## run A
// CPU
module CPU(
    input logic clk,
    input logic rst,
    output logic [31:0] im_addr,
    input  logic [31:0] im_rdata,     
    output logic [31:0] dm_addr,
    output logic [31:0] dm_wdata,    
    output logic [3:0]  dm_web,       
    input  logic [31:0] dm_rdata      
);
make LEC_CHECK=0 CAP_MARGIN=10 CORE_MARGIN=2 CORE_UTILIZATION=72 CTS_CLUSTER_DIAMETER=350 CTS_CLUSTER_SIZE=35 PLACE_DENSITY=0.6 SETUP_SLACK_MARGIN=0.57 SLEW_MARGIN=20 finish   # period 6.97 ns
run.sh (not shown) runs the stock make flow with config.mk's settings and CLKGATE_MAP_FILE=.
Status(run A) = ERROR, stage = 5_1_grt
For run B, these inputs were changed with respect to run A:
- PLACE_DENSITY removed (was 0.6)
- SETUP_SLACK_MARGIN removed (was 0.57)
- CTS_CLUSTER_SIZE changed from 35 to 60
- CAP_MARGIN changed from 10 to 20
- CTS_CLUSTER_DIAMETER changed from 350 to 97
- the clock period (ns, I/O delays scaled along) changed from 6.97 to 4.21
### Flow results
Run B ends up with a placed wire-length estimate that is 13% higher than in run A.
Looking at total clock buffers created by CTS, run B sits below run A.
For run B, the flow was terminated by a tool error in 5_1_grt and produced no final design.
Die size: run A vs run B identical
Run A → run B: routability-driven placement congestion ratio went down by 2.5%; synthesized cell count was more or less identical; post-detailed-placement cell area went up by about 11%; post-placement setup slack went down by 2.06 ns; number of instances resized during post-cts repair went up by 246.
Taking run A as the reference, in run B mean instance size in the synthesized netlist about even, total setup buffers inserted after CTS rose about 40%.
Setup changes, run B to run C
- swapping 72 for 35 in CORE_UTILIZATION
- clearing CTS_CLUSTER_DIAMETER, which used to be 97
- putting PLACE_DENSITY at 0.6 where nothing was set
- clearing CTS_CLUSTER_SIZE, which used to be 60
- swapping 4.21 for 12.5 in the clock period (ns, I/O delays scaled along)
## What came out
- Run B -> run C: final weighted congestion in routability-driven placement decreased by more than 10%
- Looking at instance count after placement with tap cells included, run C sits 345 higher than run B does.
- Post-DP HPWL (lower): run C
- Summary of run C over run B: count of H-tree levels built during CTS rose 2, total setup buffers inserted after CTS fell 57.
- Count of instances resized after the clock tree is built delta for run C relative to run B: 368 lower
- Run C completed; timing, DRC and antenna clean
- From run B to run C the numbers moved as follows: area figure in the yosys stat output shows no meaningful change, starting density of the core has decreased.
Modified inputs, run D compared to run C
- a deleted PLACE_DENSITY that had been 0.6
- an added TNS_END_PERCENT of 5
- a change of CORE_UTILIZATION from 35 to 61
- an added SETUP_SLACK_MARGIN of 1.16
- a change of the clock period (ns, I/O delays scaled along) from 12.5 to 4.43
Results
Run D finished all stages; layout check result: FAIL, due to negative setup slack.
Cell-internal power: run D > run C
Measured against run C, the post-layout instance area of run D comes out at 1.13 times the reference value.
Between run D and run C, the setup slack of the most critical reg-to-reg path is higher for run C.
Relative to run C, run D degrades total power.
Die outline area down 42% in run D wrt run C
Relative to run C, via count of the first global-routing pass has increased by about 23% in run D.
Higher initial antenna violation count among run D and run C: run C
As far as number of flip-flops and latches in the synthesized netlist goes, run C and run D are indistinguishable; the numbers are identical.
Relative to run C, pre-placement core utilization has increased by 26 points in run D.

========
CPU again, from the RTL that the note above started with.
make LEC_CHECK=0 CAP_MARGIN=10 CORE_MARGIN=2 CORE_UTILIZATION=72 CTS_CLUSTER_DIAMETER=350 CTS_CLUSTER_SIZE=35 MAX_ROUTING_LAYER=met4 PLACE_DENSITY=0.6 SETUP_SLACK_MARGIN=1.73 SLEW_MARGIN=20 finish   # period 6.97 ns
The starting point never finished: it broke off in global routing.
==> next run, changes <==
Settings changed: CAP_MARGIN 10 to 20, CORE_UTILIZATION 72 to 58, CTS_CLUSTER_DIAMETER 350 to unset, CTS_CLUSTER_SIZE 35 to unset, MAX_ROUTING_LAYER met4 to unset, PLACE_DENSITY 0.6 to unset, SETUP_SLACK_MARGIN 1.73 to unset.
Clock period 6.97 ns to 4.43 ns, I/O delays scaled along.
The changed run completed, yet does not pass: negative setup slack.
Area after synthesis does not change.
Die area rose by a quarter to a third.
Synthesized cell count stays the same.
==> next run, changes <==
Settings changed: CORE_UTILIZATION 58 to 62, PLACE_DENSITY set to 0.6.
Clock period 4.43 ns to 7.98 ns, I/O delays scaled along.
What happened: The new run finished with timing, DRC and antenna clean. Non-clock buffer count falls by 1359. Combinational power falls by well over a third. Count of clock-buffer cells in the layout falls by 3. Synthesized area does not change. Utilization falls by 6.0 points. Setup slack gains 2.0 ns.
==> next run, changes <==
Settings changed: CORE_UTILIZATION 62 to 59, CTS_CLUSTER_DIAMETER set to 365, SETUP_SLACK_MARGIN set to 1.32.
Clock period 7.98 ns to 5.83 ns, I/O delays scaled along.
The changed run completed, yet does not pass: negative setup slack; routed wire length went up by a little under a tenth; via count went up by a little under a tenth; count of clock-buffer cells in the layout went up by 10; clock power went up by well over a third; maximum frequency went up by about a fifth; global-route usage went down by 0.30 points; sequential share of layout area went down by 5.2 points.
==> next run, changes <==
Settings changed: CORE_UTILIZATION 59 to 58, CTS_CLUSTER_DIAMETER 365 to unset, CTS_CLUSTER_SIZE set to 100, SETUP_SLACK_MARGIN 1.32 to unset.
Clock period 5.83 ns to 5.39 ns, I/O delays scaled along.
Result: The new run ran to the end with violations: negative setup slack; total power rose by 7.7%; non-clock buffer count rose by 202; design area rose by 1.4%; routed wire length rose by 5.0%; clock power hardly moves; global-route usage rose by 1.5 points; count of clock-buffer cells in the layout fell by 12; worst setup slack is worse by 0.17 ns; register-to-register slack is worse by 0.17 ns.
==> next run, changes <==
Settings changed: CORE_UTILIZATION 58 to 40, CTS_CLUSTER_SIZE 100 to unset, PLACE_DENSITY 0.6 to unset, SETUP_SLACK_MARGIN set to 1.59, TNS_END_PERCENT set to 80.
Clock period 5.39 ns to 8.5 ns, I/O delays scaled along.
What happened: The changed run finished clean. Clock skew rose by 0.019 ns. Sequential power fell by 36%. Via count fell by 13%. Count of clock-buffer cells in the layout rose by 14. Cell area fell by 11%. Worst setup slack improves by 2.4 ns.

========
CPU again, from the RTL that the note above started with.
Settings: LEC_CHECK=0, CAP_MARGIN=0, CORE_MARGIN=2, CORE_UTILIZATION=69, CTS_CLUSTER_DIAMETER=365, CTS_CLUSTER_SIZE=40, HOLD_SLACK_MARGIN=0.28, PLACE_DENSITY_LB_ADDON=0.0, SETUP_SLACK_MARGIN=1.32, SLEW_MARGIN=20; clock period 5.83 ns.
The starting point died in 5_1_grt, error GRT-0232.
Change:
==> flow/config.mk (replaced) <==
export PLATFORM = sky130hd
export DESIGN_NAME = CPU
export DESIGN_NICKNAME = CPU
export VERILOG_FILES = /design/flow/design.v
export SDC_FILE = /design/flow/constraint.sdc
export NUM_CORES = 4
export LEC_CHECK = 0
export CAP_MARGIN = 20
export CORE_MARGIN = 2
export CORE_UTILIZATION = 60
export CTS_CLUSTER_DIAMETER = 361
export PLACE_DENSITY_LB_ADDON = 0.0
export SETUP_SLACK_MARGIN = 1.32
export SLEW_MARGIN = 20
export TNS_END_PERCENT = 5
==> flow/constraint.sdc (replaced) <==
create_clock -name core_clock -period 4.59 [get_ports {clk}]
set_input_delay 0.9180 -clock core_clock [delete_from_list [all_inputs] [get_ports {clk}]]
set_output_delay 0.9180 -clock core_clock [all_outputs]
set_load 0.01 [all_outputs]
Outcome: With this change the flow completed, yet does not pass: setup timing. Die area rises by 15%. Synthesized cell count stays the same. Area after synthesis is unchanged.
Change:
--- a/flow/config.mk
+++ b/flow/config.mk
@@ -10,6 +10,4 @@
 export CORE_UTILIZATION = 60
-export CTS_CLUSTER_DIAMETER = 361
-export PLACE_DENSITY_LB_ADDON = 0.0
-export SETUP_SLACK_MARGIN = 1.32
+export CTS_CLUSTER_SIZE = 59
+export SETUP_SLACK_MARGIN = -0.41
 export SLEW_MARGIN = 20
-export TNS_END_PERCENT = 5
==> flow/constraint.sdc (replaced) <==
create_clock -name core_clock -period 4.43 [get_ports {clk}]
set_input_delay 0.8860 -clock core_clock [delete_from_list [all_inputs] [get_ports {clk}]]
set_output_delay 0.8860 -clock core_clock [all_outputs]
set_load 0.01 [all_outputs]
Effect: The new run finished with setup timing left; sequential power came out higher by about 4%; setup slack degrades by 170 ps; final area came out lower by 1.1%; area after synthesis stays the same; final cell count falls by 1.6%; combinational power is about the same; clock-buffer cell count decreases by 3; wire length drops by 2.1%; via count goes down by 1.7%.

========
Starting RTL as in the previous note.
// CPU
module CPU(
    input logic clk,
    input logic rst,
    output logic [31:0] im_addr,
    input  logic [31:0] im_rdata,     
    output logic [31:0] dm_addr,
    output logic [31:0] dm_wdata,    
    output logic [3:0]  dm_web,       
    input  logic [31:0] dm_rdata      
);
Settings: LEC_CHECK=0, CAP_MARGIN=10, CORE_MARGIN=2, CORE_UTILIZATION=60, CTS_CLUSTER_SIZE=59, HOLD_SLACK_MARGIN=0.3, SETUP_SLACK_MARGIN=-0.41, SLEW_MARGIN=20; clock period 4.43 ns.
The baseline completed and failed the layout checks on negative setup slack.
==> next run, changes <==
- CAP_MARGIN: 10 -> 20
- CORE_UTILIZATION: 60 -> 40
- CTS_CLUSTER_SIZE: 59 -> not set
- HOLD_SLACK_MARGIN: 0.3 -> not set
- PLACE_DENSITY: not set -> 0.6
- SETUP_SLACK_MARGIN: -0.41 -> not set
- clock period: 4.43 -> 7.98 ns (I/O delays scaled with it)
=>
- With this change the flow produced a clean layout
- wire length came out lower by 15%
- utilization came out lower by 31 points
- critical path depth came out lower by 1
- sequential cell count is unchanged
- final area came out lower by 10%
- synthesized cell count stays the same
- cell count came out lower by 2.4%
- maximum frequency came out lower by 16%

========
Starting RTL as in the previous note.
Settings: LEC_CHECK=0, CAP_MARGIN=0, CORE_MARGIN=2, CORE_UTILIZATION=66, CTS_CLUSTER_DIAMETER=361, HOLD_SLACK_MARGIN=0.3, PLACE_DENSITY=0.6, SETUP_SLACK_MARGIN=1.32, SLEW_MARGIN=20, TNS_END_PERCENT=5; clock period 5.88 ns.
The first run ended with an error in global routing on GRT-0116.
Then changed:
CAP_MARGIN = 20   (was 0)
CORE_UTILIZATION = 40   (was 66)
CTS_CLUSTER_DIAMETER = unset   (was 361)
HOLD_SLACK_MARGIN = unset   (was 0.3)
SETUP_SLACK_MARGIN = unset   (was 1.32)
TNS_END_PERCENT = unset   (was 5)
clock period = 4.6 ns   (was 5.88 ns; I/O delays follow)
Result:
- Now the flow finished but failed the layout checks on negative setup slack
- die size climbs by about 64%
- synthesized area does not change
- synthesized cell count does not change

========
CPU again, from the RTL that the note above started with.
export LEC_CHECK = 0
export ABC_AREA = 1
export CAP_MARGIN = 20
export CORE_MARGIN = 2
export CORE_UTILIZATION = 72
export CTS_CLUSTER_DIAMETER = 97
export CTS_CLUSTER_SIZE = 60
export HOLD_SLACK_MARGIN = 0.29
export MAX_ROUTING_LAYER = met4
export PLACE_DENSITY_LB_ADDON = 0.04
export SETUP_SLACK_MARGIN = 1.06
export SLEW_MARGIN = 20
create_clock -name core_clock -period 4.08 [get_ports {clk}]
The starting point died in global routing.
==> next run, changes <==
==> flow/config.mk (replaced) <==
export PLATFORM = sky130hd
export DESIGN_NAME = CPU
export DESIGN_NICKNAME = CPU
export VERILOG_FILES = /design/flow/design.v
export SDC_FILE = /design/flow/constraint.sdc
export NUM_CORES = 4
export LEC_CHECK = 0
export CAP_MARGIN = 20
export CORE_MARGIN = 2
export CORE_UTILIZATION = 59
export SLEW_MARGIN = 20
==> flow/constraint.sdc (replaced) <==
create_clock -name core_clock -period 4.21 [get_ports {clk}]
set_input_delay 0.8420 -clock core_clock [delete_from_list [all_inputs] [get_ports {clk}]]
set_output_delay 0.8420 -clock core_clock [all_outputs]
set_load 0.01 [all_outputs]
The new run ran to the end with violations: setup timing.
Die size rises by 16%.
Synthesized cell count falls by 39%.
Synthesized area falls by 4.9%.
==> next run, changes <==
--- a/flow/config.mk
+++ b/flow/config.mk
@@ -6,6 +6,11 @@
 export NUM_CORES = 4
 export LEC_CHECK = 0
+export ABC_AREA = 0
 export CAP_MARGIN = 20
 export CORE_MARGIN = 2
-export CORE_UTILIZATION = 59
+export CORE_UTILIZATION = 72
+export CTS_CLUSTER_DIAMETER = 97
+export CTS_CLUSTER_SIZE = 60
+export PLACE_DENSITY = 0.35
+export SETUP_SLACK_MARGIN = 0.57
 export SLEW_MARGIN = 20
Result: Now the flow stopped in global routing; area after synthesis stays the same; die area drops by 18%; synthesized cell count stays the same.
==> next run, changes <==
--- a/flow/config.mk
+++ b/flow/config.mk
@@ -6,5 +6,5 @@
 export NUM_CORES = 4
 export LEC_CHECK = 0
-export ABC_AREA = 0
+export ABC_AREA = 1
 export CAP_MARGIN = 20
 export CORE_MARGIN = 2
@@ -13,4 +13,4 @@
 export CTS_CLUSTER_SIZE = 60
 export PLACE_DENSITY = 0.35
-export SETUP_SLACK_MARGIN = 0.57
+export SETUP_SLACK_MARGIN = 0.21
 export SLEW_MARGIN = 20
==> flow/constraint.sdc (replaced) <==
create_clock -name core_clock -period 4.06 [get_ports {clk}]
set_input_delay 0.8120 -clock core_clock [delete_from_list [all_inputs] [get_ports {clk}]]
set_output_delay 0.8120 -clock core_clock [all_outputs]
set_load 0.01 [all_outputs]
The new run never finished: it broke off in global routing.
Area after synthesis rose by 5.1%.
Synthesized cell count rises by 65%.
Die size rises by 5.1%.

========
Starting RTL as in the previous note.
make LEC_CHECK=0 ABC_AREA=1 CAP_MARGIN=20 CORE_MARGIN=2 CORE_UTILIZATION=72 CTS_CLUSTER_DIAMETER=97 CTS_CLUSTER_SIZE=60 PLACE_DENSITY_LB_ADDON=0.04 SETUP_SLACK_MARGIN=1.06 SLEW_MARGIN=20 finish   # period 4.21 ns
The baseline stopped in global routing (5_1_grt).
Rerun with:
==> flow/config.mk (replaced) <==
export PLATFORM = sky130hd
export DESIGN_NAME = CPU
export DESIGN_NICKNAME = CPU
export VERILOG_FILES = /design/flow/design.v
export SDC_FILE = /design/flow/constraint.sdc
export NUM_CORES = 4
export LEC_CHECK = 0
export CAP_MARGIN = 20
export CORE_MARGIN = 2
export CORE_UTILIZATION = 70
export CTS_CLUSTER_SIZE = 57
export SLEW_MARGIN = 20
==> flow/constraint.sdc (replaced) <==
create_clock -name core_clock -period 6.22 [get_ports {clk}]
set_input_delay 1.2440 -clock core_clock [delete_from_list [all_inputs] [get_ports {clk}]]
set_output_delay 1.2440 -clock core_clock [all_outputs]
set_load 0.01 [all_outputs]
=>
- The changed run did not get past global routing (5_1_grt) with GRT-0116
- die area went down by 2.1%
- area after synthesis decreases by 4.9%
- synthesized cell count is lower by 39%
Rerun with:
--- a/flow/config.mk
+++ b/flow/config.mk
@@ -6,7 +6,8 @@
 export NUM_CORES = 4
 export LEC_CHECK = 0
-export CAP_MARGIN = 20
+export CAP_MARGIN = 5
 export CORE_MARGIN = 2
-export CORE_UTILIZATION = 70
-export CTS_CLUSTER_SIZE = 57
+export CORE_UTILIZATION = 66
+export CTS_CLUSTER_SIZE = 59
+export SETUP_SLACK_MARGIN = -0.41
 export SLEW_MARGIN = 20
==> flow/constraint.sdc (replaced) <==
create_clock -name core_clock -period 5.75 [get_ports {clk}]
set_input_delay 1.1500 -clock core_clock [delete_from_list [all_inputs] [get_ports {clk}]]
set_output_delay 1.1500 -clock core_clock [all_outputs]
set_load 0.01 [all_outputs]
Effect: The new run ended with an error in global routing (5_1_grt). Synthesized area is unchanged. Die area climbs by 6.0%. Synthesized cell count stays the same.
Rerun with:
--- a/flow/config.mk
+++ b/flow/config.mk
@@ -6,8 +6,11 @@
 export NUM_CORES = 4
 export LEC_CHECK = 0
-export CAP_MARGIN = 5
+export CAP_MARGIN = 20
 export CORE_MARGIN = 2
 export CORE_UTILIZATION = 66
-export CTS_CLUSTER_SIZE = 59
-export SETUP_SLACK_MARGIN = -0.41
+export CTS_CLUSTER_DIAMETER = 361
+export HOLD_SLACK_MARGIN = 0.3
+export PLACE_DENSITY = 0.6
+export SETUP_SLACK_MARGIN = 1.32
 export SLEW_MARGIN = 20
+export TNS_END_PERCENT = 5
=> The new run ended with an error in global routing (5_1_grt) on GRT-0116. Synthesized cell count is unchanged. Area after synthesis stays the same. Die area stays the same.
Power and IR drop assume default switching activity.
